File: config.mk
export PLATFORM = sky130hd
export DESIGN_NAME = dmc_top
export DESIGN_NICKNAME = dmc_top
export VERILOG_FILES = /design/flow/design.v
export SDC_FILE = /design/flow/constraint.sdc
export NUM_CORES = 4
export LEC_CHECK = 0
export ABC_AREA = 1
export CAP_MARGIN = 20
export CORE_ASPECT_RATIO = 0.5
export CORE_MARGIN = 2
export CORE_UTILIZATION = 72
export CTS_CLUSTER_SIZE = 73
export PLACE_DENSITY = 0.65
export SETUP_SLACK_MARGIN = 0.68
export SLEW_MARGIN = 20
export TNS_END_PERCENT = 5
File: constraint.sdc
create_clock -name core_clock -period 2.33 [get_ports {clk_i}]
set_input_delay 0.4660 -clock core_clock [delete_from_list [all_inputs] [get_ports {clk_i}]]
set_output_delay 0.4660 -clock core_clock [all_outputs]
set_load 0.01 [all_outputs]
File: design.v
module DirectMappedCache #( parameter       BLOCK_SIZE = 32,
                            parameter       NUM_OF_BLOCKS_PER_LINE = 4,
                            parameter       NUM_OF_CACHE_LINES = 4,
                            parameter       ADDRESS_SIZE = 32
                            )
(
input rst_n_i, clk_i, read_i, write_i, write_line_i, read_line_i,
input [ADDRESS_SIZE - 1: 0] address_i,
input [BLOCK_SIZE - 1: 0] data_i,
input [NUM_OF_BLOCKS_PER_LINE*BLOCK_SIZE - 1 : 0] line_i,  
output reg [BLOCK_SIZE - 1: 0] data_o,
output reg [NUM_OF_BLOCKS_PER_LINE*BLOCK_SIZE - 1 : 0] line_o,
output reg [ADDRESS_SIZE - 1: 0]                        address_o,
output reg hit_o, read_flush_o, read_fetch_o, write_flush_o, write_fetch_o
);
reg rst_n_reg, read_reg, write_reg, write_line_reg, read_line_reg;
reg [ADDRESS_SIZE - 1: 0] address_reg;
reg [BLOCK_SIZE - 1: 0] data_i_reg;
reg [NUM_OF_BLOCKS_PER_LINE*BLOCK_SIZE - 1 : 0] line_i_reg;
localparam BLOCK_OFFSET_LENGTH = $clog2(NUM_OF_BLOCKS_PER_LINE);
localparam INDEX_LENGTH = $clog2(NUM_OF_CACHE_LINES);
localparam TAG_LENGTH = ADDRESS_SIZE - BLOCK_OFFSET_LENGTH - INDEX_LENGTH;
localparam DIRTY_BIT = 1'b1;  
localparam VALID_BIT = 1'b1;  
localparam CACHE_LINE_LENGTH = DIRTY_BIT + VALID_BIT + TAG_LENGTH + NUM_OF_BLOCKS_PER_LINE * BLOCK_SIZE;
localparam DIRTY_BIT_INDEX = CACHE_LINE_LENGTH - 1;
localparam VALID_BIT_INDEX = CACHE_LINE_LENGTH - 1 - DIRTY_BIT;
localparam TAG_INDEX = CACHE_LINE_LENGTH -1 - DIRTY_BIT - VALID_BIT;
wire [BLOCK_OFFSET_LENGTH - 1: 0] block_offset;
wire [INDEX_LENGTH - 1: 0] index;
wire [TAG_LENGTH - 1: 0] tag;
reg  [CACHE_LINE_LENGTH - 1: 0] cache [NUM_OF_CACHE_LINES - 1: 0];  
integer i;
assign index = address_reg[INDEX_LENGTH + BLOCK_OFFSET_LENGTH - 1 -: INDEX_LENGTH];
assign block_offset = address_reg[BLOCK_OFFSET_LENGTH - 1 -: BLOCK_OFFSET_LENGTH];
assign tag = address_reg[ADDRESS_SIZE - 1 -: TAG_LENGTH];
always @(posedge clk_i) begin
     rst_n_reg <= rst_n_i;
     read_reg <= read_i;
     write_reg <= write_i;
     write_line_reg <= write_line_i;
     read_line_reg <= read_line_i;
     address_reg <= address_i;
     data_i_reg <= data_i;
     line_i_reg <= line_i;
end
always @(posedge clk_i ) begin  
    if(!rst_n_reg) begin
        hit_o <= 0;
        read_flush_o <= 0;
        read_fetch_o <= 0;
        write_flush_o <= 0;
        write_fetch_o <= 0;
        for(i = 0; i < NUM_OF_CACHE_LINES; i = i + 1) begin
            cache[i][VALID_BIT_INDEX] <= 0;
        end
    end
    hit_o <= 0;
    read_flush_o <= 0;
    read_fetch_o <= 0;
    write_flush_o <= 0;
    write_fetch_o <= 0;
    if(read_reg) begin 
        if(cache[index][VALID_BIT_INDEX] && cache[index][TAG_INDEX -: TAG_LENGTH] == tag) begin
            hit_o <= 1;
            data_o <= cache[index][block_offset*BLOCK_SIZE + BLOCK_SIZE - 1 -: BLOCK_SIZE];
        end
        else if(cache[index][VALID_BIT_INDEX] && cache[index][DIRTY_BIT_INDEX] && !(cache[index][TAG_INDEX -: TAG_LENGTH] == tag)) begin
            read_flush_o <= 1;
        end
        else if(cache[index][VALID_BIT_INDEX] && !cache[index][DIRTY_BIT_INDEX] && !(cache[index][TAG_INDEX -: TAG_LENGTH] == tag)) begin
            read_fetch_o <= 1;
        end
        else if(!cache[index][VALID_BIT_INDEX]) begin
            read_fetch_o <= 1;
        end
    end
    if(write_reg) begin
        if(cache[index][VALID_BIT_INDEX] && cache[index][TAG_INDEX -: TAG_LENGTH] == tag) begin
            hit_o <= 1;
            read_flush_o <= 0;
            read_fetch_o <= 0;
            write_flush_o <= 0;
            write_fetch_o <= 0;
            cache[index][ DIRTY_BIT_INDEX ] <= 1;
            cache[index][ block_offset*BLOCK_SIZE + BLOCK_SIZE - 1 -: BLOCK_SIZE] <= data_i_reg;
        end
        else if(cache[index][VALID_BIT_INDEX] && cache[index][DIRTY_BIT_INDEX] && !(cache[index][TAG_INDEX -: TAG_LENGTH] == tag)) begin
            hit_o <= 0;
            read_flush_o <= 0;
            read_fetch_o <= 0;
            write_flush_o <= 1;
            write_fetch_o <= 0;
        end
        else if(cache[index][VALID_BIT_INDEX] && !cache[index][DIRTY_BIT_INDEX] && !(cache[index][TAG_INDEX -: TAG_LENGTH] == tag)) begin
            hit_o <= 0;
            read_flush_o <= 0;
            read_fetch_o <= 0;
            write_flush_o <= 0;
            write_fetch_o <= 1;
        end
        else if(!cache[index][VALID_BIT_INDEX]) begin
            hit_o <= 0;
            read_flush_o <= 0;
            read_fetch_o <= 0;
            write_flush_o <= 0;
            write_fetch_o <= 1;
        end
        else begin
            hit_o <= 0;
            read_flush_o <= 0;
            read_fetch_o <= 0;
            write_flush_o <= 0;
            write_fetch_o <= 0;
        end
    end
    if(write_line_reg) begin
        cache[index] <= {1'b0, 1'b1, tag, line_i_reg};
    end
    if(read_line_reg) begin
        hit_o <= 1;
        read_flush_o <= 0;
        read_fetch_o <= 0;
        write_flush_o <= 0;
        write_fetch_o <= 0;
        line_o <= cache[index][(TAG_INDEX - TAG_LENGTH) -: NUM_OF_BLOCKS_PER_LINE*BLOCK_SIZE];
        address_o <= { cache[index][ TAG_INDEX -: TAG_LENGTH ], index, {BLOCK_OFFSET_LENGTH{1'b0}}};
    end
end
endmodule
module DMC_Controller #(
                            parameter       BLOCK_SIZE = 32,
                            parameter       NUM_OF_BLOCKS_PER_LINE = 4,
                            parameter       NUM_OF_CACHE_LINES = 4,
                            parameter       ADDRESS_SIZE = 32
)
(
input                                                   clk_i,
input                                                   rst_n_i,
input                                                   write_i,
input                                                   read_i,
input                                                   hit_i,
input                                                   start_from_CPU_i,
input                                                   read_flush_i,
input                                                   read_fetch_i,
input                                                   write_flush_i,
input                                                   write_fetch_i,
input       [ADDRESS_SIZE - 1: 0]                       address_from_CPU_i,
input       [ADDRESS_SIZE - 1: 0]                       address_from_cache_i,
input       [BLOCK_SIZE - 1: 0]                         data_from_CPU_i,
input       [BLOCK_SIZE - 1: 0]                         data_from_cache_i,
input       [BLOCK_SIZE - 1: 0]                         data_from_memory_i,
input       [NUM_OF_BLOCKS_PER_LINE*BLOCK_SIZE - 1: 0]  line_i,
output  reg [BLOCK_SIZE - 1: 0]                         data_to_CPU_o,
output  reg [BLOCK_SIZE - 1: 0]                         data_to_cache_o,
output  reg [BLOCK_SIZE - 1: 0]                         data_to_memory_o,
output  reg [NUM_OF_BLOCKS_PER_LINE*BLOCK_SIZE - 1: 0]  line_o,
output  reg [ADDRESS_SIZE - 1: 0]                       address_to_cache_o,
output  reg [ADDRESS_SIZE - 1: 0]                       address_to_memory_o,
output  reg                                             ready_to_CPU_o,
output  reg                                             mem_read_o,
output  reg                                             mem_write_o,
output  reg                                             read_o,
output  reg                                             read_line_o,
output  reg                                             write_o,
output  reg                                             write_line_o
        );
localparam HIT = 0;
localparam READ_FLUSH = 1;
localparam READ_FETCH = 2;
localparam WRITE_FLUSH = 3;
localparam WRITE_FETCH = 4;
localparam READY = 0;
localparam READ = 1;
localparam READ_RESPONSE = 2;
localparam WRITE = 3;
localparam WRITE_RESPONSE = 4;
localparam FLUSH_CACHE_LINE = 5;
localparam READ_LINE = 6;
localparam WRITE_TO_MEM = 7;
localparam READ_FROM_MEM = 8;
localparam WAIT_MEM_READ = 9;
localparam RECEIVE_FROM_MEM = 10;
localparam WRITE_LINE = 11;
reg [$clog2(NUM_OF_BLOCKS_PER_LINE): 0] block_count;
reg [NUM_OF_BLOCKS_PER_LINE*BLOCK_SIZE - 1: 0] local_line;
reg [ADDRESS_SIZE - 1: 0] address_reg, address_from_cache_reg;
reg [BLOCK_SIZE - 1: 0] data_from_CPU_reg, data_from_cache_reg;
reg read_reg, write_reg;
reg [5:0] state;
wire [4:0] response;  
wire [ADDRESS_SIZE - 1: 0] line_address = {address_reg[ADDRESS_SIZE - 1: $clog2(NUM_OF_BLOCKS_PER_LINE)], {$clog2(NUM_OF_BLOCKS_PER_LINE){1'b0}}};
integer i;
always@(posedge clk_i) begin
    if(!rst_n_i) begin
        state <= READY;
        ready_to_CPU_o <= 0;
        mem_read_o <= 0;
        mem_write_o <= 0;
        read_o <= 0;
        read_line_o <= 0;
        write_o <= 0;
        write_line_o <= 0;
    end
    else
    case(state)
        READY: begin
            data_to_CPU_o <= data_from_cache_reg;  
            ready_to_CPU_o <= 1;
            if(start_from_CPU_i) begin
                address_reg <= address_from_CPU_i;
                data_from_CPU_reg <= data_from_CPU_i;
                read_reg <= read_i;
                write_reg <= write_i;
                ready_to_CPU_o <= 0;
                block_count <= 0;
                if(read_i) begin
                    state <= READ;
                end
                else if(write_i) begin
                    state <= WRITE;
                end
                else begin  
                    state <= READY;
                    $display("START RECEIEVED FROM CPU WITH NO INSTRUCTION");
                end
            end
        end
        READ: begin
            read_o <= 1;
            address_to_cache_o <= address_reg;
            state <= READ_RESPONSE;
            write_line_o <= 0;
        end
        READ_RESPONSE: begin
            read_o <= 0;
            if(hit_i == 1) begin
                data_from_cache_reg <= data_from_cache_i;
                state <= READY;
            end
            else if(read_flush_i == 1) begin
                state <= FLUSH_CACHE_LINE;
            end
            else if(read_fetch_i == 1) begin
                state <= READ_FROM_MEM;
            end
            else begin
                state <= READ_RESPONSE;
            end
        end
        WRITE: begin
            data_to_cache_o <= data_from_CPU_reg;
            write_o <= 1;
            address_to_cache_o <= address_reg;
            write_line_o <= 0;
            state <= WRITE_RESPONSE;
        end
        WRITE_RESPONSE: begin
            write_o <= 0;
            if(hit_i == 1) begin
                state <= READY;
            end
            else if(write_flush_i == 1) begin
                state <= FLUSH_CACHE_LINE;
            end
            else if(write_fetch_i == 1) begin
                state <= READ_FROM_MEM;
            end
            else begin
                state <= WRITE_RESPONSE;
            end
        end
        FLUSH_CACHE_LINE: begin
            address_to_cache_o <= address_reg;
            read_line_o <= 1;
            state <= READ_LINE;
        end
        READ_LINE: begin
            read_line_o <= 0;
            if(hit_i == 1) begin
                local_line <= line_i;
                address_from_cache_reg <= address_from_cache_i;
                state <= WRITE_TO_MEM;
            end
        end
        WRITE_TO_MEM: begin
            block_count <= block_count + 1;
            if(block_count < NUM_OF_BLOCKS_PER_LINE) begin  
                mem_write_o <= 1;
                data_to_memory_o <= local_line[block_count*BLOCK_SIZE + BLOCK_SIZE  - 1 -: BLOCK_SIZE];   
                address_to_memory_o <= (address_from_cache_reg + block_count);
            end
            else begin
                block_count <= 0;
                mem_write_o <= 0;
                state <= READ_FROM_MEM;
            end
        end
        READ_FROM_MEM: begin
            mem_read_o <= 1;
            address_to_memory_o <= (line_address + block_count);
            state <= WAIT_MEM_READ;
        end
        WAIT_MEM_READ: begin
            mem_read_o <= 0;
            state <= RECEIVE_FROM_MEM;
        end
        RECEIVE_FROM_MEM: begin
            if(block_count < NUM_OF_BLOCKS_PER_LINE)
                local_line[(block_count * BLOCK_SIZE) + BLOCK_SIZE - 1 -: BLOCK_SIZE]  <= data_from_memory_i;
            block_count <= block_count + 1;
            if(block_count < NUM_OF_BLOCKS_PER_LINE) begin
                state <= READ_FROM_MEM;
            end
            else begin
                block_count <= 0;
                state <= WRITE_LINE;
            end
        end
        WRITE_LINE: begin
            line_o <= local_line;
            write_line_o <= 1;
            address_to_cache_o <= address_reg;
            if(read_reg) begin
                state <= READ;
            end
            else if(write_reg) begin
                state <= WRITE;
            end
            else begin
                $display("GOT TO WRITE_LINE WITH INVALID INSTRUCTION");
                state <= READY;
            end
        end
    endcase
end
endmodule
module dmc_top (
    input         clk_i,
    input         rst_n_i,
    input         start_i,
    input         read_i,
    input         write_i,
    input  [31:0] address_i,
    input  [31:0] data_i,
    output [31:0] data_o,
    output        ready_o,
    output        mem_read_o,
    output        mem_write_o,
    output [31:0] mem_address_o,
    output [31:0] mem_data_o,
    input  [31:0] mem_data_i
);
localparam BLOCK_SIZE = 32;
localparam NUM_OF_BLOCKS_PER_LINE = 4;
localparam NUM_OF_CACHE_LINES = 4;
localparam ADDRESS_SIZE = 32;
localparam LINE_SIZE = NUM_OF_BLOCKS_PER_LINE * BLOCK_SIZE;
wire hit, read_flush, read_fetch, write_flush, write_fetch;
wire cache_read, cache_write, cache_read_line, cache_write_line;
wire [BLOCK_SIZE - 1: 0]   data_from_cache, data_to_cache;
wire [ADDRESS_SIZE - 1: 0] address_from_cache, address_to_cache;
wire [LINE_SIZE - 1: 0]    line_from_cache, line_to_cache;
DMC_Controller #(.BLOCK_SIZE(BLOCK_SIZE), .NUM_OF_BLOCKS_PER_LINE(NUM_OF_BLOCKS_PER_LINE),
                 .NUM_OF_CACHE_LINES(NUM_OF_CACHE_LINES), .ADDRESS_SIZE(ADDRESS_SIZE)) controller (
    .clk_i(clk_i),
    .rst_n_i(rst_n_i),
    .write_i(write_i),
    .read_i(read_i),
    .hit_i(hit),
    .start_from_CPU_i(start_i),
    .read_flush_i(read_flush),
    .read_fetch_i(read_fetch),
    .write_flush_i(write_flush),
    .write_fetch_i(write_fetch),
    .address_from_CPU_i(address_i),
    .address_from_cache_i(address_from_cache),
    .data_from_CPU_i(data_i),
    .data_from_cache_i(data_from_cache),
    .data_from_memory_i(mem_data_i),
    .line_i(line_from_cache),
    .data_to_CPU_o(data_o),
    .data_to_cache_o(data_to_cache),
    .data_to_memory_o(mem_data_o),
    .line_o(line_to_cache),
    .address_to_cache_o(address_to_cache),
    .address_to_memory_o(mem_address_o),
    .ready_to_CPU_o(ready_o),
    .mem_read_o(mem_read_o),
    .mem_write_o(mem_write_o),
    .read_o(cache_read),
    .read_line_o(cache_read_line),
    .write_o(cache_write),
    .write_line_o(cache_write_line)
);
DirectMappedCache #(.BLOCK_SIZE(BLOCK_SIZE), .NUM_OF_BLOCKS_PER_LINE(NUM_OF_BLOCKS_PER_LINE),
                    .NUM_OF_CACHE_LINES(NUM_OF_CACHE_LINES), .ADDRESS_SIZE(ADDRESS_SIZE)) cache (
    .rst_n_i(rst_n_i),
    .clk_i(clk_i),
    .read_i(cache_read),
    .write_i(cache_write),
    .write_line_i(cache_write_line),
    .read_line_i(cache_read_line),
    .address_i(address_to_cache),
    .data_i(data_to_cache),
    .line_i(line_to_cache),
    .data_o(data_from_cache),
    .line_o(line_from_cache),
    .address_o(address_from_cache),
    .hit_o(hit),
    .read_flush_o(read_flush),
    .read_fetch_o(read_fetch),
    .write_flush_o(write_flush),
    .write_fetch_o(write_fetch)
);
endmodule
File: run.sh
#!/bin/bash
# the make line also repeats each setting of config.mk as NAME=value (left out here)
make -C /OpenROAD-flow-scripts/flow DESIGN_CONFIG=/design/flow/config.mk WORK_HOME=/design/flow/orfs CLKGATE_MAP_FILE= finish
==> impl_metrics.toml, run 1 <==
# flow metrics
[outcome]
status = "complete, but fails checks"
layout.failed_checks = "negative setup slack"

[grt]
grt_first_pass_wirelength_um = 261000
top_usage_layer = "met2"
vias_in_the_first_global_route = 39540
grt_use_met1_pct = 56.67
globalRoute.totalOverflow = 0
global_route.usage.total_pct = 44.82
globalRouteMet3Util_pct = 20.59
pin_count_of_the_biggest_net_entering_global_routing = 204
number_of_antenna_violations_at_the_first_check_in_global_routing = 11
groute.layer.met2.usage_pct = 66.19

[drt]
detailroute.via_count = 40583
drt-total-wl_um = 186300
via_per_inst = 6.748
drt_iter0_drc = 7763
detail_route.wl_per_cell_um = 30.98
postRouteAntennaNets = 0
drc = 0
drt-pass1-iter-count = 13

[sta]
min_period_over_period_pct = 129.9
report.final.hold_viol_count = 0
timing.final.max_slew_violations = 0
fin_worst_hold_slack_ns = 0.2787
grt_setup_unrepaired = "true"
timing.clock.skew_ns = 0.03354
worstMarginPinSlew_ns = 1.201
min_period_ns = 3.026
timing.final.ws_setup_ns = -0.6962
final-setup-viol-count = 833
max-slew-margin-rel_pct = 19.08
maximum_operating_frequency_ghz = 0.3304

[die]
design.core.area_um2 = 79650
fp-row-count = 73
chip_area_um2 = 83120
die_height_um = 204.9
ios = 200
die.size.x_um = 405.7
floorplan_utilization_pct = 72.95

[setup_path]
reg2reg_to = "cache.cache[1][114]"
arrival_ns = 3.49
critPathBufInv = 6
peak_per_stage_delay_on_the_critical_path_ns = 0.43
endpoint = "cache.cache[1][114]"
critical-path-top-delay-family = "simple AND/OR/NAND/NOR gates"
ff2ff_setup_slack_ns = -0.70
timing.critical_path.to_type = "flip-flop"
crit_start = "cache.address_reg[2]"
worst-path-max-fanout = 25
cell_type_of_the_slowest_stage_on_the_worst_timing_path = "sky130_fd_sc_hd__dfxtp_4"
reg2regPathDepth = 18
required_ns = 2.79
crit_path_frequent_cell = "sky130_fd_sc_hd__buf_12"
crit_path_start_kind = "flip-flop"
worst_r2r_startpoint = "cache.address_reg[2]"
timing_worst_setup_path_type = "flip-flop to flip-flop"
crit_path_cell_trace = "buf_12, nand2_1, nand2_2, nand2_2, nand3_1, nand2_1, nor2_2, nand2_1, nor2_2, nand2_2, nor2_4, buf_12, nand4_4, buf_6, buf_12, a21oi_4, buf_12, clkbuf_16"
path_depth = 18

[clocking]
clk_transition_reported_paths_ns = 0.08
clkSinkCount = 1590
postCtsHoldBufs = 0
tritoncts = "done"
cts_made_buffers = 131
clockBufferDepth = 3
ctsRootBufferMaster = "sky130_fd_sc_hd__clkbuf_16"
h-tree-depth = 4
worstSkewPairLatency_ns = 0.76

[pwr]
power_top_consumer = "sequential cells"
switching_power_uw = 11190
worst_voltage_drop_across_the_vdd_grid_mv = 0.7519
clock_power_share_pct = 42.7
pwr-share-seq_pct = 55.2
seq-power_uw = 30700
power_clock_uw = 23700
sw_frac_of_total_pct = 20.16
p_leak_uw = 0.02566
power.density_cell_area_nw_per_um2 = 789.2
pwr.group.combinational_uw = 1190
internal_power_uw = 44330
power.combinational.fraction_pct = 2.1

[yosys]
enable_flop_cells = 1365
synth-area-yosys_um2 = 58100
syn_area_um2 = 58100
yosys.area.top_type_share_pct = 70.55
flop_cell = "sky130_fd_sc_hd__edfxtp_1"
yosys-mux-area-fraction_pct = 0.1206
floorplan.nets = 4364
synthesis.area_per_instance_um2 = 13.65
xor_share_pct = 0.4221
netlist_top_cells_count = "1365 x sky130_fd_sc_hd__edfxtp_1, 823 x sky130_fd_sc_hd__nand2_1, 425 x sky130_fd_sc_hd__nand3_1"
synth_area_leader_cell = "sky130_fd_sc_hd__edfxtp_1"
ys_sh_aoi_pct = 7.036
simple_gate_share_pct = 11.22
postSynthSeqShare_pct = 78.30
synth_adder_area_share_pct = 0.1292
post_synth_inst_count = 4257
ys_ff = 1590
yosys.cell_count.top_type = "sky130_fd_sc_hd__edfxtp_1"
top_cells_by_area = "sky130_fd_sc_hd__edfxtp_1 71%, sky130_fd_sc_hd__dfxtp_1 7.8%, sky130_fd_sc_hd__nand2_1 5.3%, sky130_fd_sc_hd__nand3_1 3.7%, sky130_fd_sc_hd__o21ai_0 2.5%"
yosys-stat-cells = 4257
async_reset_ff_share_pct = 0
yosysWarningCount = 2
synth.comb.largest_family = "simple AND/OR/NAND/NOR gates"
synthDistinctLibCells = 48

[placement]
place_congestion = 0.9545
dp_hpwl_um = 114900
placement.cell_area_um2 = 65060
io_buffer_count = 199

[finish]
nNetsFinal = 4925
fillCellCount = 3340
multiInputGateArea_um2 = 11440
postLayoutCellArea_um2 = 70350
layout.area.seq_um2 = 45510
final_core_util_pct = 88.33
areaGrowthSynthToFinish_pct = 21.09

[min_path]
hold_end = "controller.address_reg[29]"
hold_class = "primary input to flip-flop"
hp-start = "address_i[29]"
hold_path_depth = 1

[run]
stage_log_warnings = 40
cap_viol_max_count = 0
cell type report:
cell class | instances | share of cell area [%]
antenna | 3 | 0.01067
inverter | 164 | 0.8982
clock inverter | 56 | 0.9622
timing repair buffer | 656 | 9.759
sequential | 1590 | 64.70
multi-input combinational | 2275 | 16.26
clock buffer | 183 | 5.482
tap | 1087 | 1.933
repair_timing:
action,in CTS,in global routing
resized,46,65
setup endpoints to repair,1601,1746
buffers inserted,19,5
pin swaps,7,13
cloned,4,5
layer usage:
metal	up-vias	share of wire [%]
li1	16579	-
met1	19327	31
met2	3875	44
met3	790	19
met4	12	6.1
met5	-	0.10
through the flow:
step	std cells	total power, uW	TNS [ns]	setup WS (ns)
after detailed placement	5739	32370	-316.51	-0.5271
after floorplan	4257	31620	-781.70	-0.9032
after CTS	6001	55150	-290.10	-0.4923
after global routing	6011	56320	-450.09	-0.7355
after global placement	5739	32340	-249.23	-0.4748
final	6014	55520	-401.04	-0.6962
==> inputs of run 2 (changes only) <==
Settings changed: ABC_AREA 1 to not set, CORE_ASPECT_RATIO 0.5 to 0.73, CORE_UTILIZATION 72 to 40, CTS_CLUSTER_SIZE 73 to not set, HOLD_SLACK_MARGIN set to 0.09, PLACE_DENSITY 0.65 to not set, SETUP_SLACK_MARGIN 0.68 to 1.37, TNS_END_PERCENT 5 to not set.
Clock period 2.33 ns to 5.0 ns, I/O delays scaled along.
==> run 2 against run 1 <==
The run now finishes clean. Clock power fell by about 50%. Die area increased by 76%. Flip-flop count unchanged. Clock skew increased by 0.021 ns. Highest routed layer is now met4. Synthesized area decreased by 1.5%. Final cell count decreased by 13%. Hold slack better by 0.042 ns. Worst setup slack improved by 2.2 ns. Wire length is 22% lower.
==> impl_metrics.toml, run 2 <==
# flow metrics
[drt]
drt-pass1-iter-count = 7
drt_iter0_drc = 3469
wl_met2_um = 66370
wl_met3_um = 12030
via_per_inst = 5.477
drt-total-wl_um = 145200
routedLengthMet1_um = 63370
postRouteAntennaNets = 0
detailroute.via_count = 28643
topRoutingLayerUsed = "met4"
drc = 0
detail_route.wl_per_cell_um = 27.76

[clocking]
clkSinkCount = 1590
tritoncts = "done"
cts_made_buffers = 153
clk_transition_reported_paths_ns = 0.06
worstSkewPairLatency_ns = 0.81
clockBufferDepth = 3
postCtsHoldBufs = 0
h-tree-depth = 4
ctsRootBufferMaster = "sky130_fd_sc_hd__clkbuf_16"

[setup_path]
reg2reg_to = "controller.local_line[52]"
cell_type_of_the_slowest_stage_on_the_worst_timing_path = "sky130_fd_sc_hd__buf_6"
path_depth = 10
crit_start = "controller.block_count[0]"
crit_path_start_kind = "flip-flop"
timing_worst_setup_path_type = "flip-flop to flip-flop"
worst-path-max-fanout = 38
required_ns = 5.50
crit_path_cell_trace = "buf_6, ha_1, xor2_1, nor2_1, ha_1, o211a_1, nand2_2, buf_12, mux2i_1, a21oi_1"
worst_r2r_startpoint = "controller.block_count[0]"
crit_path_frequent_cell = "sky130_fd_sc_hd__ha_1"
endpoint = "controller.local_line[52]"
peak_per_stage_delay_on_the_critical_path_ns = 0.55
arrival_ns = 4.00
critPathBufInv = 2
ff2ff_setup_slack_ns = 1.50
reg2regPathDepth = 10
critical-path-top-delay-family = "buffers and inverters"
timing.critical_path.to_type = "flip-flop"

[die]
floorplan_utilization_pct = 40.32
chip_area_um2 = 146100
design.core.area_um2 = 141900
die.size.x_um = 446.6
fp-row-count = 118
ios = 200
die_height_um = 327.1

[pwr]
p_leak_uw = 0.02263
power_top_consumer = "sequential cells"
internal_power_uw = 21270
power.density_cell_area_nw_per_um2 = 395.7
seq-power_uw = 14300
sw_frac_of_total_pct = 20.49
worst_voltage_drop_across_the_vdd_grid_mv = 0.2571
switching_power_uw = 5481
clock_power_share_pct = 44.3
power_clock_uw = 11900
pwr.group.combinational_uw = 544
pwr-share-seq_pct = 53.6
power.combinational.fraction_pct = 2.0

[yosys]
flop_cell = "sky130_fd_sc_hd__edfxtp_1"
synth_area_leader_cell = "sky130_fd_sc_hd__edfxtp_1"
yosys.cell_count.top_type = "sky130_fd_sc_hd__edfxtp_1"
yosys.area.top_type_share_pct = 71.66
async_reset_ff_share_pct = 0
yosys-stat-cells = 2870
top_cells_by_area = "sky130_fd_sc_hd__edfxtp_1 72%, sky130_fd_sc_hd__mux4_2 8.6%, sky130_fd_sc_hd__dfxtp_1 7.9%, sky130_fd_sc_hd__a22o_1 2.0%, sky130_fd_sc_hd__mux2i_1 2.0%"
post_synth_inst_count = 2870
postSynthSeqShare_pct = 79.53
syn_area_um2 = 57200
ys_sh_aoi_pct = 4.420
simple_gate_share_pct = 3.091
synthesis.area_per_instance_um2 = 19.93
floorplan.nets = 2977
yosysWarningCount = 2
xor_share_pct = 0.9908
enable_flop_cells = 1365
synth_adder_area_share_pct = 0.1312
synthDistinctLibCells = 59
synth-area-yosys_um2 = 57200
netlist_top_cells_count = "1365 x sky130_fd_sc_hd__edfxtp_1, 225 x sky130_fd_sc_hd__dfxtp_1, 218 x sky130_fd_sc_hd__mux4_2"
ys_ff = 1590
yosys-mux-area-fraction_pct = 10.69
synth.comb.largest_family = "multiplexers"

[sta]
grt_setup_unrepaired = "false"
report.final.hold_viol_count = 0
min_period_ns = 3.500
timing.clock.skew_ns = 0.05429
min_period_over_period_pct = 70.01
max-slew-margin-rel_pct = 24.20
maximum_operating_frequency_ghz = 0.2857
final.setup.tns_ns = 0
timing.final.ws_setup_ns = 1.500
timing.final.max_slew_violations = 0
worstMarginPinSlew_ns = 1.137
final-setup-viol-count = 0

[grt]
grt_first_pass_wirelength_um = 205300
pin_count_of_the_biggest_net_entering_global_routing = 198
vias_in_the_first_global_route = 28170
number_of_antenna_violations_at_the_first_check_in_global_routing = 6
global_route.usage.total_pct = 19.81
globalRoute.totalOverflow = 0

[placement]
dp_hpwl_um = 86580
place_congestion = 0.7799
placedCellCount = 4926
dp_worst_setup_slack_ns = 0.8121
io_buffer_count = 199

[finish]
finalNonFillerCells = 5230
areaGrowthSynthToFinish_pct = 18.20
nNetsFinal = 3283

[min_path]
hold_class = "flip-flop to flip-flop"
hp-start = "controller.read_o"
hold_end = "cache.read_reg"
hold_path_depth = 0

[run]
cap_viol_max_count = 0
stage_log_warnings = 39

[outcome]
status = "finished clean"
## run 2: layout make-up
| class | count | area (um^2) |
|---|---|---|
| Fill cell | 11730 | 74270 |
| Sequential cell | 1590 | 45520 |
| Multi-Input combinational cell | 1119 | 11340 |
| Clock buffer | 208 | 4177 |
| Timing Repair Buffer | 296 | 3117 |
| Tap cell | 1920 | 2402 |
| Clock inverter | 79 | 996.0 |
| Inverter | 16 | 63.81 |
| Antenna cell | 2 | 5.005 |
## run 2: repair_timing
action                     CTS  global route
buffers inserted             9             6
resized                     14             2
setup endpoints to repair  597           491
pin swaps                    5             2
## run 2: metrics by stage
step	instance area (um^2)	total power, uW	hold slack [ns]	util, %
floorplan	57390	14870	0.3233	-
global route	67610	27500	0.3177	47.65
CTS	67530	26950	0.3244	47.60
global placement	62200	15170	0.3241	43.84
finish	67610	26750	0.3205	47.66
detailed placement	62200	15170	0.3269	43.84
## run 2: layer usage
metal  track usage [%]  up-vias
li1                  -    12110
met1             29.21    15078
met4             5.925        0
met3             3.967      195
met2             29.82     1260
met5                 0        -
==> inputs of run 3 (changes only) <==
Settings changed: CORE_ASPECT_RATIO 0.73 to not set, CORE_UTILIZATION 40 to 72, CTS_CLUSTER_SIZE set to 41, HOLD_SLACK_MARGIN 0.09 to not set, PLACE_DENSITY set to 0.65, SETUP_SLACK_MARGIN 1.37 to 0.25.
Clock period 5.0 ns to 2.33 ns, I/O delays scaled along.
==> run 3 against run 2 <==
Now fails the layout checks on negative setup slack. Wire length is 27% higher. Sequential power is 120% higher. Register-to-register slack worse by 2.6 ns. Critical path type unchanged. Critical endpoint is now cache.cache[3][15]. Highest routed layer is now met5.
==> impl_metrics.toml, run 3 <==
# flow metrics
[pwr]
clock_power_share_pct = 44.5
switching_power_uw = 12210
internal_power_uw = 45690
worst_voltage_drop_across_the_vdd_grid_mv = 0.7464
pwr.group.combinational_uw = 1360
power_top_consumer = "sequential cells"
pwr-share-seq_pct = 53.1
power.density_cell_area_nw_per_um2 = 824.1
seq-power_uw = 30800
p_leak_uw = 0.02434
power.combinational.fraction_pct = 2.3
power_clock_uw = 25800
sw_frac_of_total_pct = 21.08

[finish]
finalNonFillerCells = 4604
fillCellCount = 2677
areaGrowthSynthToFinish_pct = 22.81
nNetsFinal = 3525

[yosys]
yosysWarningCount = 2
enable_flop_cells = 1365
floorplan.nets = 2977
flop_cell = "sky130_fd_sc_hd__edfxtp_1"
synth-area-yosys_um2 = 57200
yosys.cell_count.top_type = "sky130_fd_sc_hd__edfxtp_1"
yosys.area.top_type_share_pct = 71.66
top_cells_by_area = "sky130_fd_sc_hd__edfxtp_1 72%, sky130_fd_sc_hd__mux4_2 8.6%, sky130_fd_sc_hd__dfxtp_1 7.9%, sky130_fd_sc_hd__a22o_1 2.0%, sky130_fd_sc_hd__mux2i_1 2.0%"
yosys-mux-area-fraction_pct = 10.69
synth_adder_area_share_pct = 0.1312
post_synth_inst_count = 2870
synthesis.area_per_instance_um2 = 19.93
simple_gate_share_pct = 3.091
xor_share_pct = 0.9908
syn_area_um2 = 57200
ys_ff = 1590
synth.comb.largest_family = "multiplexers"
ys_sh_aoi_pct = 4.420
synthDistinctLibCells = 59
yosys-stat-cells = 2870
postSynthSeqShare_pct = 79.53
netlist_top_cells_count = "1365 x sky130_fd_sc_hd__edfxtp_1, 225 x sky130_fd_sc_hd__dfxtp_1, 218 x sky130_fd_sc_hd__mux4_2"
async_reset_ff_share_pct = 0
synth_area_leader_cell = "sky130_fd_sc_hd__edfxtp_1"

[setup_path]
worst_r2r_startpoint = "cache.address_reg[2]"
crit_path_cell_trace = "buf_12, buf_4, mux4_2, xnor2_1, nand4_1, nor3_4, nand4_4, buf_12, a211oi_4, buf_6, buf_16"
ff2ff_setup_slack_ns = -1.08
cell_type_of_the_slowest_stage_on_the_worst_timing_path = "sky130_fd_sc_hd__mux4_2"
path_depth = 11
crit_path_start_kind = "flip-flop"
timing.critical_path.to_type = "flip-flop"
timing_worst_setup_path_type = "flip-flop to flip-flop"
reg2reg_to = "cache.cache[3][15]"
worst-path-max-fanout = 11
endpoint = "cache.cache[3][15]"
arrival_ns = 3.85
reg2regPathDepth = 11
required_ns = 2.77
critical-path-top-delay-family = "buffers and inverters"
crit_path_frequent_cell = "sky130_fd_sc_hd__buf_12"
peak_per_stage_delay_on_the_critical_path_ns = 0.53
crit_start = "cache.address_reg[2]"
critPathBufInv = 5

[sta]
min_period_over_period_pct = 146.2
report.final.hold_viol_count = 0
grt_setup_unrepaired = "true"
timing.clock.skew_ns = 0.02999
min_period_ns = 3.408
timing.final.max_slew_violations = 0
worstMarginPinSlew_ns = 1.344
max-slew-margin-rel_pct = 10.38
maximum_operating_frequency_ghz = 0.2935
timing.final.ws_setup_ns = -1.078
final-setup-viol-count = 1176

[drt]
drt_iter0_drc = 5390
postRouteAntennaNets = 0
drt-pass1-iter-count = 8
via_per_inst = 7.366
detailroute.via_count = 33912
drt-total-wl_um = 184000
drc = 0
detail_route.wl_per_cell_um = 39.96

[die]
floorplan_utilization_pct = 72.53
chip_area_um2 = 81720
ios = 200
fp-row-count = 103
die_height_um = 285.9
design.core.area_um2 = 78870
die.size.x_um = 285.9

[outcome]
layout.failed_checks = "negative setup slack"
status = "complete, but fails checks"

[clocking]
ctsRootBufferMaster = "sky130_fd_sc_hd__clkbuf_16"
clockBufferDepth = 3
clk_transition_reported_paths_ns = 0.07
postCtsHoldBufs = 0
tritoncts = "done"
cts_made_buffers = 152
worstSkewPairLatency_ns = 0.76
clkSinkCount = 1590
h-tree-depth = 4

[grt]
pin_count_of_the_biggest_net_entering_global_routing = 133
globalRoute.totalOverflow = 0
global_route.usage.total_pct = 40.56
vias_in_the_first_global_route = 32777
number_of_antenna_violations_at_the_first_check_in_global_routing = 12
grt_first_pass_wirelength_um = 230600

[min_path]
hold_class = "primary input to flip-flop"
hold_end = "controller.data_from_CPU_reg[23]"
hp-start = "data_i[23]"
hold_path_depth = 1

[placement]
dp_worst_setup_slack_ns = -0.8921
dp_hpwl_um = 92480
place_congestion = 0.8365
io_buffer_count = 199
placedCellCount = 4216

[run]
stage_log_warnings = 42
cap_viol_max_count = 0
run 3: metrics by stage:
| step | instance area [um^2] | hold WS, ns | TNS (ns) | util (%) | power [uW] |
|---|---|---|---|---|---|
| after floorplan | 58280 | 0.3232 | -927.82 | - | 31980 |
| after global placement | 63300 | 0.3239 | -476.08 | 80.25 | 32580 |
| after detailed placement | 63300 | 0.3269 | -517.14 | 80.25 | 32620 |
| after CTS | 68920 | 0.2448 | -504.66 | 87.38 | 57080 |
| after global routing | 70240 | 0.2631 | -709.37 | 89.05 | 58670 |
| final | 70250 | 0.2636 | -655.13 | 89.07 | 57890 |
run 3: per-layer routing:
metal  share of wire (%)  track usage [%]  vias to the layer above
met3                  15            10.58                      999
met5               0.033                0                        -
met4                 8.3            21.48                       10
met1                  30            50.31                    16594
li1                    -                -                    12615
met2                  47            66.69                     3694
run 3: area by class of cell:
type	instances	area, um^2	share of cell area, %
flip-flops and latches	1590	45520	64.79
multi-input cells	1119	11700	16.66
repair buffers	539	6595	9.388
clock buffers	221	4394	6.255
well taps	1050	1314	1.870
clock inverters	61	635.6	0.9048
inverters	16	73.82	0.1051
diodes	8	20.02	0.02850
run 3: timing repair:
action                     4_1_cts  5_1_grt
pin swaps                        5       10
gates resized                   56       52
buffers inserted                30       19
gates cloned                     8       41
setup endpoints to repair     1344     1440
==> inputs of run 4 (changes only) <==
Settings changed: ABC_AREA set to 1, CAP_MARGIN 20 to 10, CORE_ASPECT_RATIO set to 0.81, CTS_CLUSTER_DIAMETER set to 325, CTS_CLUSTER_SIZE 41 to 20, HOLD_SLACK_MARGIN set to 0.05, MIN_ROUTING_LAYER set to met1, SETUP_SLACK_MARGIN 0.25 to 0.31, SLEW_MARGIN 20 to 10, TNS_END_PERCENT set to 40.
==> run 4 against run 3 <==
Still fails the layout checks on negative setup slack. Register-to-register slack better by 0.29 ns. Clock skew rose by 0.022 ns. Non-clock buffer count rose by 186. Wire length grew 2.4%. Highest routed layer unchanged.
==> impl_metrics.toml, run 4 <==
# flow metrics
[clocking]
clk_transition_reported_paths_ns = 0.09
clockBufferDepth = 3
worstSkewPairLatency_ns = 0.72
cts_made_buffers = 89
ctsRootBufferMaster = "sky130_fd_sc_hd__clkbuf_16"
clkSinkCount = 1590
postCtsHoldBufs = 0
tritoncts = "done"
h-tree-depth = 3

[yosys]
top_cells_by_area = "sky130_fd_sc_hd__edfxtp_1 71%, sky130_fd_sc_hd__dfxtp_1 7.8%, sky130_fd_sc_hd__nand2_1 5.3%, sky130_fd_sc_hd__nand3_1 3.7%, sky130_fd_sc_hd__o21ai_0 2.5%"
yosysWarningCount = 2
ys_sh_aoi_pct = 7.036
synth_area_leader_cell = "sky130_fd_sc_hd__edfxtp_1"
yosys.area.top_type_share_pct = 70.55
xor_share_pct = 0.4221
floorplan.nets = 4364
yosys.cell_count.top_type = "sky130_fd_sc_hd__edfxtp_1"
flop_cell = "sky130_fd_sc_hd__edfxtp_1"
async_reset_ff_share_pct = 0
syn_area_um2 = 58100
netlist_top_cells_count = "1365 x sky130_fd_sc_hd__edfxtp_1, 823 x sky130_fd_sc_hd__nand2_1, 425 x sky130_fd_sc_hd__nand3_1"
post_synth_inst_count = 4257
synth_adder_area_share_pct = 0.1292
synth.comb.largest_family = "simple AND/OR/NAND/NOR gates"
enable_flop_cells = 1365
yosys-stat-cells = 4257
ys_ff = 1590
synthesis.area_per_instance_um2 = 13.65
synth-area-yosys_um2 = 58100
yosys-mux-area-fraction_pct = 0.1206
postSynthSeqShare_pct = 78.30
simple_gate_share_pct = 11.22
synthDistinctLibCells = 48

[pwr]
sw_frac_of_total_pct = 20.48
internal_power_uw = 38540
power.combinational.fraction_pct = 2.5
switching_power_uw = 9923
report.power.total_uw = 48460
worst_voltage_drop_across_the_vdd_grid_mv = 0.9021
pwr.group.combinational_uw = 1220
power_top_consumer = "sequential cells"
p_leak_uw = 0.02520
power.density_cell_area_nw_per_um2 = 694.6
pwr-share-seq_pct = 63.2
power_clock_uw = 16600
seq-power_uw = 30600
clock_power_share_pct = 34.3

[sta]
max-slew-margin-rel_pct = 17.86
maximum_operating_frequency_ghz = 0.3204
final-setup-viol-count = 881
report.final.hold_viol_count = 0
min_period_ns = 3.121
worstMarginPinSlew_ns = 1.219
final.setup.tns_ns = -485.73
timing.clock.skew_ns = 0.05149
min_period_over_period_pct = 134.0
timing.final.ws_setup_ns = -0.7912
grt_setup_unrepaired = "true"
timing.final.max_slew_violations = 0

[setup_path]
required_ns = 2.72
crit_start = "cache.address_reg[2]"
worst_r2r_startpoint = "cache.address_reg[2]"
cell_type_of_the_slowest_stage_on_the_worst_timing_path = "sky130_fd_sc_hd__dfxtp_4"
reg2regPathDepth = 18
timing_worst_setup_path_type = "flip-flop to flip-flop"
ff2ff_setup_slack_ns = -0.79
crit_path_start_kind = "flip-flop"
crit_path_frequent_cell = "sky130_fd_sc_hd__nand2_1"
endpoint = "cache.cache[0][46]"
crit_path_cell_trace = "buf_4, inv_4, nand2_1, nand2_1, nand2_1, nand2_1, nand2_1, nand2_1, nand3_4, nor2_4, nand3_2, nor2_4, buf_12, nand4_4, buf_6, a21oi_4, buf_12, buf_12"
path_depth = 18
timing.critical_path.to_type = "flip-flop"
reg2reg_to = "cache.cache[0][46]"
arrival_ns = 3.51
critPathBufInv = 6
worst-path-max-fanout = 8
peak_per_stage_delay_on_the_critical_path_ns = 0.41
critical-path-top-delay-family = "simple AND/OR/NAND/NOR gates"

[placement]
dp_hpwl_um = 116600
dp_worst_setup_slack_ns = -0.6136
place_congestion = 0.9398
io_buffer_count = 199

[drt]
detailroute.via_count = 40861
postRouteAntennaNets = 0
drt-pass1-iter-count = 11
drt_iter0_drc = 9065
drt-total-wl_um = 188400
via_per_inst = 6.842
detail_route.wl_per_cell_um = 31.55
drc = 0

[grt]
global_route.usage.total_pct = 43.38
grt_use_met1_pct = 61.16
groute.layer.met2.usage_pct = 59.67
vias_in_the_first_global_route = 37608
globalRouteMet3Util_pct = 21.80
grt_first_pass_wirelength_um = 254300
number_of_antenna_violations_at_the_first_check_in_global_routing = 17
globalRoute.totalOverflow = 0
top_usage_layer = "met1"
pin_count_of_the_biggest_net_entering_global_routing = 147

[outcome]
status = "complete, but fails checks"
layout.failed_checks = "negative setup slack"

[die]
ios = 200
chip_area_um2 = 82990
design.core.area_um2 = 79710
die.size.x_um = 319.6
die_height_um = 259.7
fp-row-count = 93
floorplan_utilization_pct = 72.89

[finish]
final_core_util_pct = 87.52
nNetsFinal = 4953
fillCellCount = 3393
areaGrowthSynthToFinish_pct = 20.08
multiInputGateArea_um2 = 11590
layout.area.seq_um2 = 45510

[min_path]
hp-start = "address_i[20]"
hold_end = "controller.address_reg[20]"
hold_path_depth = 1
hold_class = "primary input to flip-flop"

[run]
stage_log_warnings = 43
cap_viol_max_count = 0
==> run 4: final cells by class <==
type | instances | share of cell area [%]
Inverter | 164 | 0.9416
Clock buffer | 161 | 3.671
Sequential cell | 1590 | 65.24
Timing Repair inverter | 1 | 0.008967
Clock inverter | 3 | 0.05201
Antenna cell | 8 | 0.02870
Multi-Input combinational cell | 2275 | 16.61
Timing Repair Buffer | 725 | 11.57
Tap cell | 1045 | 1.874
==> run 4: per-layer routing <==
metal | share of wire, % | vias to the layer above
li1 | - | 16593
met1 | 33 | 19261
met2 | 41 | 4219
met3 | 21 | 766
met4 | 5.0 | 22
met5 | 0.12 | -
==> run 4: stage by stage <==
stage          instances  area (um^2)  hold slack [ns]
2_1_floorplan       4257        58340           0.3232
4_1_cts             5922        68700           0.3003
5_1_grt             5965        69750           0.3187
6_report            5972        69760           0.3207
3_5_place_dp        5702        65040           0.3259
3_3_place_gp        5702        65040           0.3232
==> run 4: timing repair <==
item / CTS / global route
resized: 91 / 88
endpoints found under the setup margin: 994 / 1029
pin swaps: 16 / 15
cloned: 18 / 22
setup buffers: 38 / 20
==> inputs of run 5 (changes only) <==
Settings changed: ABC_AREA 1 to not set, CORE_UTILIZATION 72 to 57, MIN_ROUTING_LAYER met1 to met2, PLACE_DENSITY 0.65 to not set, PLACE_DENSITY_LB_ADDON set to 0.02.
Clock period 2.33 ns to 4.55 ns, I/O delays scaled along.
==> run 5 against run 4 <==
Via count decreased by 10%. Sequential power shrank 48%. Non-clock buffer count down 430. Count of clock-buffer cells in the layout is 2 lower. Synthesized cell count decreased by 33%. The run now finishes clean. Combinational power decreased by 51%. Register-to-register slack gained 1.2 ns. First-iteration DRC count down 26%. Largest power group unchanged. Final cell count shrank 24%. Hold slack improved by 0.0083 ns. Final area decreased by 7.8%.
==> impl_metrics.toml, run 5 <==
# flow metrics
[setup_path]
path_depth = 8
reg2reg_to = "cache.cache[0][73]"
critPathBufInv = 2
worst-path-max-fanout = 13
endpoint = "cache.cache[0][73]"
crit_path_start_kind = "flip-flop"
crit_path_cell_trace = "buf_12, mux4_2, xnor2_2, nand4_2, nor4_4, a21oi_1, nor2_4, buf_4"
timing_worst_setup_path_type = "flip-flop to flip-flop"
timing.critical_path.to_type = "flip-flop"
critical-path-top-delay-family = "simple AND/OR/NAND/NOR gates"
arrival_ns = 4.48
crit_start = "cache.address_reg[2]"
cell_type_of_the_slowest_stage_on_the_worst_timing_path = "sky130_fd_sc_hd__nor2_4"
worst_r2r_startpoint = "cache.address_reg[2]"
ff2ff_setup_slack_ns = 0.45
required_ns = 4.93
reg2regPathDepth = 8
peak_per_stage_delay_on_the_critical_path_ns = 0.64

[grt]
globalRoute.totalOverflow = 0
grt_first_pass_wirelength_um = 208600
pin_count_of_the_biggest_net_entering_global_routing = 185
global_route.usage.total_pct = 41.67
number_of_antenna_violations_at_the_first_check_in_global_routing = 1
vias_in_the_first_global_route = 42414

[clocking]
clockBufferDepth = 3
tritoncts = "done"
clk_transition_reported_paths_ns = 0.09
ctsRootBufferMaster = "sky130_fd_sc_hd__clkbuf_16"
h-tree-depth = 3
cts_made_buffers = 89
worstSkewPairLatency_ns = 0.72
clkSinkCount = 1590

[yosys]
enable_flop_cells = 1365
synthDistinctLibCells = 59
synth.comb.largest_family = "multiplexers"
top_cells_by_area = "sky130_fd_sc_hd__edfxtp_1 72%, sky130_fd_sc_hd__mux4_2 8.6%, sky130_fd_sc_hd__dfxtp_1 7.9%, sky130_fd_sc_hd__a22o_1 2.0%, sky130_fd_sc_hd__mux2i_1 2.0%"
floorplan.nets = 2977
xor_share_pct = 0.9908
yosys.cell_count.top_type = "sky130_fd_sc_hd__edfxtp_1"
synthesis.area_per_instance_um2 = 19.93
ys_sh_aoi_pct = 4.420
yosysWarningCount = 2
postSynthSeqShare_pct = 79.53
yosys-mux-area-fraction_pct = 10.69
synth_area_leader_cell = "sky130_fd_sc_hd__edfxtp_1"
yosys.area.top_type_share_pct = 71.66
synth-area-yosys_um2 = 57200
simple_gate_share_pct = 3.091
netlist_top_cells_count = "1365 x sky130_fd_sc_hd__edfxtp_1, 225 x sky130_fd_sc_hd__dfxtp_1, 218 x sky130_fd_sc_hd__mux4_2"
yosys-stat-cells = 2870
async_reset_ff_share_pct = 0
flop_cell = "sky130_fd_sc_hd__edfxtp_1"
syn_area_um2 = 57200
synth_adder_area_share_pct = 0.1312
post_synth_inst_count = 2870
ys_ff = 1590

[pwr]
p_leak_uw = 0.02134
sw_frac_of_total_pct = 20.57
internal_power_uw = 19780
clock_power_share_pct = 34.3
seq-power_uw = 15800
worst_voltage_drop_across_the_vdd_grid_mv = 0.3198
power_top_consumer = "sequential cells"
power_clock_uw = 8550
power.density_cell_area_nw_per_um2 = 387.3
switching_power_uw = 5122
pwr-share-seq_pct = 63.3
power.combinational.fraction_pct = 2.4
pwr.group.combinational_uw = 598

[die]
floorplan_utilization_pct = 57.54
die_height_um = 289.1
chip_area_um2 = 102900
fp-row-count = 104
ios = 200
design.core.area_um2 = 99420
die.size.x_um = 356.0

[drt]
drt-total-wl_um = 146400
wl_met2_um = 69070
via_per_inst = 8.114
postRouteAntennaNets = 0
drt_iter0_drc = 6740
routedLengthMet1_um = 0
topRoutingLayerUsed = "met5"
drt-pass1-iter-count = 13
drc = 0
wl_met3_um = 64250
detailroute.via_count = 36645
detail_route.wl_per_cell_um = 32.41

[sta]
worstMarginPinSlew_ns = 1.300
min_period_ns = 4.102
max-slew-margin-rel_pct = 12.87
min_period_over_period_pct = 90.15
final-setup-viol-count = 0
grt_setup_unrepaired = "false"
report.final.hold_viol_count = 0
timing.clock.skew_ns = 0.03057
maximum_operating_frequency_ghz = 0.2438
timing.final.max_slew_violations = 0

[min_path]
hold_end = "cache.line_i_reg[57]"
hold_class = "flip-flop to flip-flop"
hp-start = "controller.line_o[57]"
hold_path_depth = 0

[finish]
nNetsFinal = 3218
finalNonFillerCells = 4516
areaGrowthSynthToFinish_pct = 12.39
layout.area.seq_um2 = 45520
postLayoutCellArea_um2 = 64290
fillCellCount = 6754
final_core_util_pct = 64.67
multiInputGateArea_um2 = 11320

[placement]
io_buffer_count = 199
placement.cell_area_um2 = 61630
place_congestion = 0.8959
dp_hpwl_um = 89020
placedCellCount = 4344

[run]
cap_viol_max_count = 0
stage_log_warnings = 36

[outcome]
status = "finished clean"
==> run 5: what timing repair did <==
| action | CTS | global route |
|---|---|---|
| resized | 0 | 1 |
| buffers inserted | 0 | 1 |
| endpoints found under the setup margin | 0 | 290 |
| hold buffers | 0 | 0 |
==> run 5: stage by stage <==
step / total power [uW] / setup slack [ns] / TNS (ns) / hold slack (ns)
after floorplan: 16340 / -0.5223 / -151.16 / 0.3233
after global placement: 16640 / 0.1373 / 0 / 0.3248
after detailed placement: 16650 / 0.4181 / 0 / 0.3269
after CTS: 24820 / 0.3896 / 0 / 0.3376
after global routing: 25440 / 0.3195 / 0 / 0.3416
final: 24900 / 0.4481 / 0 / 0.3289
==> run 5: area by class of cell <==
class	instances	area share [%]
Antenna cell	6	0.02335
Clock buffer	159	3.939
Clock inverter	6	0.1265
Inverter	16	0.09342
Multi-Input combinational cell	1119	17.61
Sequential cell	1590	70.80
Tap cell	1325	2.579
Timing Repair Buffer	295	4.832
==> run 5: metal layers <==
metal	track usage (%)	vias up
li1	-	11858
met3	58.09	1061
met2	46.70	11479
met1	-	12165
met5	22.18	-
met4	7.774	82
==> inputs of run 6 (changes only) <==
Settings changed: ABC_AREA set to 1, CORE_UTILIZATION 57 to 72, CTS_CLUSTER_DIAMETER 325 to 104, CTS_CLUSTER_SIZE 20 to 13, HOLD_SLACK_MARGIN 0.05 to -0.08, MIN_ROUTING_LAYER met2 to met1, SETUP_SLACK_MARGIN 0.31 to 0.69, SLEW_MARGIN 10 to 30.
Clock period 4.55 ns to 2.33 ns, I/O delays scaled along.
==> run 6 against run 5 <==
The layout now fails its checks (negative setup slack). Register-to-register slack worse by 1.2 ns. Synthesized area grew 1.6%. First-iteration DRC count grew 39%. Sequential share of layout area down 6.5 points. Sequential power increased by 94%. Via count up 16%. Wire length grew 35%. Flip-flop count stayed put. Global-route usage grew 3.6 points. Fmax is 32% higher. Clock skew is 0.0034 ns higher. Critical path type unchanged. Highest routed layer unchanged.
==> impl_metrics.toml, run 6 <==
# flow metrics
[die]
ios = 200
floorplan_utilization_pct = 72.89
chip_area_um2 = 82990
die.size.x_um = 319.6
die_height_um = 259.7
fp-row-count = 93
design.core.area_um2 = 79710

[pwr]
power_top_consumer = "sequential cells"
report.power.total_uw = 54110
switching_power_uw = 11230
power.density_cell_area_nw_per_um2 = 764.3
seq-power_uw = 30700
power.combinational.fraction_pct = 2.4
p_leak_uw = 0.02577
pwr.group.combinational_uw = 1300
internal_power_uw = 42890
power_clock_uw = 22100
sw_frac_of_total_pct = 20.75
pwr-share-seq_pct = 56.7
worst_voltage_drop_across_the_vdd_grid_mv = 0.8625
clock_power_share_pct = 40.9

[placement]
place_congestion = 0.9531
placement.cell_area_um2 = 65390
io_buffer_count = 199
dp_hpwl_um = 119700
placedCellCount = 5734

[setup_path]
crit_start = "cache.address_reg[2]"
reg2regPathDepth = 17
critPathBufInv = 6
peak_per_stage_delay_on_the_critical_path_ns = 0.51
timing_worst_setup_path_type = "flip-flop to flip-flop"
crit_path_start_kind = "flip-flop"
crit_path_frequent_cell = "sky130_fd_sc_hd__nand2_1"
endpoint = "cache.cache[0][57]"
path_depth = 17
required_ns = 2.79
reg2reg_to = "cache.cache[0][57]"
worst-path-max-fanout = 8
cell_type_of_the_slowest_stage_on_the_worst_timing_path = "sky130_fd_sc_hd__dfxtp_4"
worst_r2r_startpoint = "cache.address_reg[2]"
ff2ff_setup_slack_ns = -0.79
timing.critical_path.to_type = "flip-flop"
critical-path-top-delay-family = "simple AND/OR/NAND/NOR gates"
arrival_ns = 3.58
crit_path_cell_trace = "clkinv_16, buf_6, nand2_1, nand2_1, nand2_2, nand2_1, nand2_1, nand4_1, nor2_2, nand3_2, nor2_4, buf_12, nand4_4, buf_6, a21oi_4, buf_12, clkbuf_16"

[yosys]
synth.comb.largest_family = "simple AND/OR/NAND/NOR gates"
enable_flop_cells = 1365
yosys.area.top_type_share_pct = 70.55
flop_cell = "sky130_fd_sc_hd__edfxtp_1"
post_synth_inst_count = 4257
yosys.cell_count.top_type = "sky130_fd_sc_hd__edfxtp_1"
synth-area-yosys_um2 = 58100
ys_ff = 1590
ys_sh_aoi_pct = 7.036
yosysWarningCount = 2
yosys-stat-cells = 4257
postSynthSeqShare_pct = 78.30
top_cells_by_area = "sky130_fd_sc_hd__edfxtp_1 71%, sky130_fd_sc_hd__dfxtp_1 7.8%, sky130_fd_sc_hd__nand2_1 5.3%, sky130_fd_sc_hd__nand3_1 3.7%, sky130_fd_sc_hd__o21ai_0 2.5%"
synth_area_leader_cell = "sky130_fd_sc_hd__edfxtp_1"
simple_gate_share_pct = 11.22
synthesis.area_per_instance_um2 = 13.65
synth_adder_area_share_pct = 0.1292
floorplan.nets = 4364
xor_share_pct = 0.4221
async_reset_ff_share_pct = 0
yosys-mux-area-fraction_pct = 0.1206
netlist_top_cells_count = "1365 x sky130_fd_sc_hd__edfxtp_1, 823 x sky130_fd_sc_hd__nand2_1, 425 x sky130_fd_sc_hd__nand3_1"
syn_area_um2 = 58100
synthDistinctLibCells = 48

[sta]
timing.final.max_slew_violations = 0
timing.clock.skew_ns = 0.03402
grt_setup_unrepaired = "true"
maximum_operating_frequency_ghz = 0.3210
timing.final.ws_setup_ns = -0.7850
min_period_ns = 3.115
worstMarginPinSlew_ns = 1.169
final-setup-viol-count = 770
max-slew-margin-rel_pct = 21.22
min_period_over_period_pct = 133.7
final.setup.tns_ns = -447.07
report.final.hold_viol_count = 0

[grt]
pin_count_of_the_biggest_net_entering_global_routing = 153
grt_first_pass_wirelength_um = 265300
globalRoute.totalOverflow = 0
global_route.usage.total_pct = 45.29
vias_in_the_first_global_route = 39279
number_of_antenna_violations_at_the_first_check_in_global_routing = 25

[finish]
fillCellCount = 3149
postLayoutCellArea_um2 = 70800
finalNonFillerCells = 6058
areaGrowthSynthToFinish_pct = 21.87
final_core_util_pct = 88.83
nNetsFinal = 4987

[drt]
drt-total-wl_um = 198000
detailroute.via_count = 42469
drt-pass1-iter-count = 7
postRouteAntennaNets = 0
via_per_inst = 7.010
detail_route.wl_per_cell_um = 32.68
drt_iter0_drc = 9358
drc = 0

[clocking]
clkSinkCount = 1590
clockBufferDepth = 3
clk_transition_reported_paths_ns = 0.07
worstSkewPairLatency_ns = 0.77
ctsRootBufferMaster = "sky130_fd_sc_hd__clkbuf_16"
cts_made_buffers = 140
h-tree-depth = 4
tritoncts = "done"
postCtsHoldBufs = 0

[min_path]
hp-start = "data_i[15]"
hold_path_depth = 1
hold_class = "primary input to flip-flop"
hold_end = "controller.data_from_CPU_reg[15]"

[run]
cap_viol_max_count = 0
stage_log_warnings = 41

[outcome]
status = "complete, but fails checks"
layout.failed_checks = "negative setup slack"
## run 6: per-layer routing
| metal | part of all wire [%] | global-route usage, % | vias up |
|---|---|---|---|
| li1 | - | - | 16744 |
| met1 | 31 | 61.45 | 19846 |
| met2 | 41 | 62.22 | 4869 |
| met3 | 22 | 24.45 | 988 |
| met4 | 5.5 | 16.95 | 22 |
| met5 | 0.14 | 0.5698 | - |
## run 6: stage by stage
step | setup WS (ns) | hold slack, ns
after global routing | -0.8019 | 0.2584
final | -0.7850 | 0.2493
after CTS | -0.4854 | 0.2446
after floorplan | -0.9032 | 0.3232
after detailed placement | -0.6115 | 0.3269
after global placement | -0.4522 | 0.3235
## run 6: what timing repair did
action / 4_1_cts / 5_1_grt
setup endpoints to repair: 1480 / 1716
gates cloned: 6 / 18
pin swaps: 2 / 47
gates resized: 18 / 130
setup buffers: 9 / 16
## run 6: cell type report
cell class | count | area [um^2] | area share (%)
Clock inverter | 7 | 78.83 | 0.1113
Inverter | 164 | 660.6 | 0.9330
Tap cell | 1045 | 1308 | 1.847
Sequential cell | 1590 | 45510 | 64.28
Clock buffer | 247 | 4054 | 5.725
Antenna cell | 21 | 52.55 | 0.07422
Timing Repair inverter | 4 | 47.55 | 0.06715
Timing Repair Buffer | 704 | 7380 | 10.42
Multi-Input combinational cell | 2276 | 11710 | 16.54
==> inputs of run 7 (changes only) <==
Settings changed: ABC_AREA 1 to not set, CORE_UTILIZATION 72 to 66, CTS_CLUSTER_DIAMETER 104 to 325, CTS_CLUSTER_SIZE 13 to 20, HOLD_SLACK_MARGIN -0.08 to 0.05, MAX_ROUTING_LAYER set to met4, PLACE_DENSITY set to 0.6, PLACE_DENSITY_LB_ADDON 0.02 to not set, SETUP_SLACK_MARGIN 0.69 to 0.31, SLEW_MARGIN 30 to 10.
Clock period 2.33 ns to 6.81 ns, I/O delays scaled along.
==> run 7 against run 6 <==
The run now finishes clean. Largest power group unchanged. Sequential share of layout area rose by 7.4 points. First-iteration DRC count fell by 59%. Die area rose by 7.3%. Worst setup slack improved by 2.5 ns. Via count fell by 33%. Critical path type unchanged. Fmax fell by 39%. Utilization fell by 15 points. Non-clock buffer count fell by 436. Critical endpoint is now cache.cache[2][13]. Critical path depth fell by 10. Register-to-register slack improved by 2.5 ns. Sequential power fell by 66%. Final area fell by 10%.
==> impl_metrics.toml, run 7 <==
# flow metrics
[setup_path]
worst_r2r_startpoint = "cache.address_reg[2]"
timing_worst_setup_path_type = "flip-flop to flip-flop"
critical-path-top-delay-family = "simple AND/OR/NAND/NOR gates"
ff2ff_setup_slack_ns = 1.73
reg2regPathDepth = 7
peak_per_stage_delay_on_the_critical_path_ns = 0.99
worst-path-max-fanout = 48
path_depth = 7
crit_path_start_kind = "flip-flop"
cell_type_of_the_slowest_stage_on_the_worst_timing_path = "sky130_fd_sc_hd__dfxtp_4"
endpoint = "cache.cache[2][13]"
reg2reg_to = "cache.cache[2][13]"
crit_start = "cache.address_reg[2]"
crit_path_cell_trace = "mux4_2, xnor2_1, nand4_2, nor4_4, nand4_4, a211oi_4, buf_4"
required_ns = 7.13
timing.critical_path.to_type = "flip-flop"
arrival_ns = 5.40
critPathBufInv = 1

[clocking]
postCtsHoldBufs = 0
clkSinkCount = 1590
post_cts.resized_instances = 0
tritoncts = "done"
worstSkewPairLatency_ns = 0.69
clk_transition_reported_paths_ns = 0.08
h-tree-depth = 3
ctsRootBufferMaster = "sky130_fd_sc_hd__clkbuf_16"
cts.repair_timing.setup_buffer_count = 0
clockBufferDepth = 3
cts_made_buffers = 89

[grt]
grt_use_met1_pct = 46.64
global_route.usage.total_pct = 31.64
groute.layer.met2.usage_pct = 46.44
number_of_antenna_violations_at_the_first_check_in_global_routing = 3
globalRouteMet3Util_pct = 6.974
vias_in_the_first_global_route = 27854
grt_first_pass_wirelength_um = 192800
pin_count_of_the_biggest_net_entering_global_routing = 129
globalRoute.totalOverflow = 0
top_usage_layer = "met1"

[yosys]
synthesis.area_per_instance_um2 = 19.93
post_synth_inst_count = 2870
top_cells_by_area = "sky130_fd_sc_hd__edfxtp_1 72%, sky130_fd_sc_hd__mux4_2 8.6%, sky130_fd_sc_hd__dfxtp_1 7.9%, sky130_fd_sc_hd__a22o_1 2.0%, sky130_fd_sc_hd__mux2i_1 2.0%"
synth_area_leader_cell = "sky130_fd_sc_hd__edfxtp_1"
yosys-stat-cells = 2870
xor_share_pct = 0.9908
enable_flop_cells = 1365
yosysWarningCount = 2
async_reset_ff_share_pct = 0
floorplan.nets = 2977
flop_cell = "sky130_fd_sc_hd__edfxtp_1"
syn_area_um2 = 57200
yosys.area.top_type_share_pct = 71.66
yosys.cell_count.top_type = "sky130_fd_sc_hd__edfxtp_1"
postSynthSeqShare_pct = 79.53
synth-area-yosys_um2 = 57200
yosys-mux-area-fraction_pct = 10.69
synthDistinctLibCells = 59
ys_ff = 1590
ys_sh_aoi_pct = 4.420
synth_adder_area_share_pct = 0.1312
simple_gate_share_pct = 3.091
synth.comb.largest_family = "multiplexers"
netlist_top_cells_count = "1365 x sky130_fd_sc_hd__edfxtp_1, 225 x sky130_fd_sc_hd__dfxtp_1, 218 x sky130_fd_sc_hd__mux4_2"

[sta]
fin_worst_hold_slack_ns = 0.3297
grt_setup_unrepaired = "false"
worstMarginPinSlew_ns = 1.314
timing.final.max_slew_violations = 0
final.setup.tns_ns = 0
maximum_operating_frequency_ghz = 0.1968
min_period_over_period_pct = 74.61
timing.clock.skew_ns = 0.03463
min_period_ns = 5.081
max-slew-margin-rel_pct = 12.14
timing.final.ws_setup_ns = 1.729
final-setup-viol-count = 0
report.final.hold_viol_count = 0

[min_path]
hp-start = "controller.line_o[0]"
hold_end = "cache.line_i_reg[0]"
hold_path_depth = 0
hold_class = "flip-flop to flip-flop"

[pwr]
seq-power_uw = 10500
p_leak_uw = 0.02112
power_top_consumer = "sequential cells"
internal_power_uw = 13280
power.density_cell_area_nw_per_um2 = 259.8
switching_power_uw = 3214
worst_voltage_drop_across_the_vdd_grid_mv = 0.2501
pwr.group.combinational_uw = 383
sw_frac_of_total_pct = 19.48
power.combinational.fraction_pct = 2.3
power_clock_uw = 5600
pwr-share-seq_pct = 63.8
clock_power_share_pct = 33.9

[die]
die_height_um = 269.0
design.core.area_um2 = 86170
fp-row-count = 97
die.size.x_um = 331.1
floorplan_utilization_pct = 66.38
ios = 200
chip_area_um2 = 89060

[drt]
postRouteAntennaNets = 0
drt-pass1-iter-count = 6
via_per_inst = 6.660
drt_iter0_drc = 3798
detail_route.wl_per_cell_um = 31.23
drt-total-wl_um = 134200
detailroute.via_count = 28616
drc = 0

[run]
stage_log_warnings = 33
cap_viol_max_count = 0

[placement]
io_buffer_count = 199
dp_worst_setup_slack_ns = 1.752
place_congestion = 0.8340
dp_hpwl_um = 83320

[finish]
fillCellCount = 5091
nNetsFinal = 3191
areaGrowthSynthToFinish_pct = 11.01

[outcome]
status = "finished clean"
-- run 7: area by class of cell --
class	instances	area, um^2	share of cell area [%]
multi-input cells	1119	11320	17.83
diodes	1	2.502	0.003941
clock inverters	2	20.02	0.03153
clock buffers	163	2633	4.146
flip-flops and latches	1590	45520	71.68
inverters	16	60.06	0.09458
well taps	1138	1424	2.242
repair buffers	268	2522	3.972
-- run 7: metrics by stage --
stage                     instance area, um^2  power (uW)  util [%]  instances
after global routing                    63500       16920     73.69       4297
after global placement                  60840       11110     70.61       4131
after CTS                               63500       16550     73.69       4296
after floorplan                         57220       10920         -       2870
final                                   63500       16500     73.69       4297
after detailed placement                60840       11120     70.61       4131
-- run 7: metal layers --
metal  vias up  wire length [um]
li1      11850                 -
met1     14910             54280
met2      1653             62300
met3       203             14880
met4         0              2754
met5         -                 0
Power is estimated from default activity; no workload was simulated.
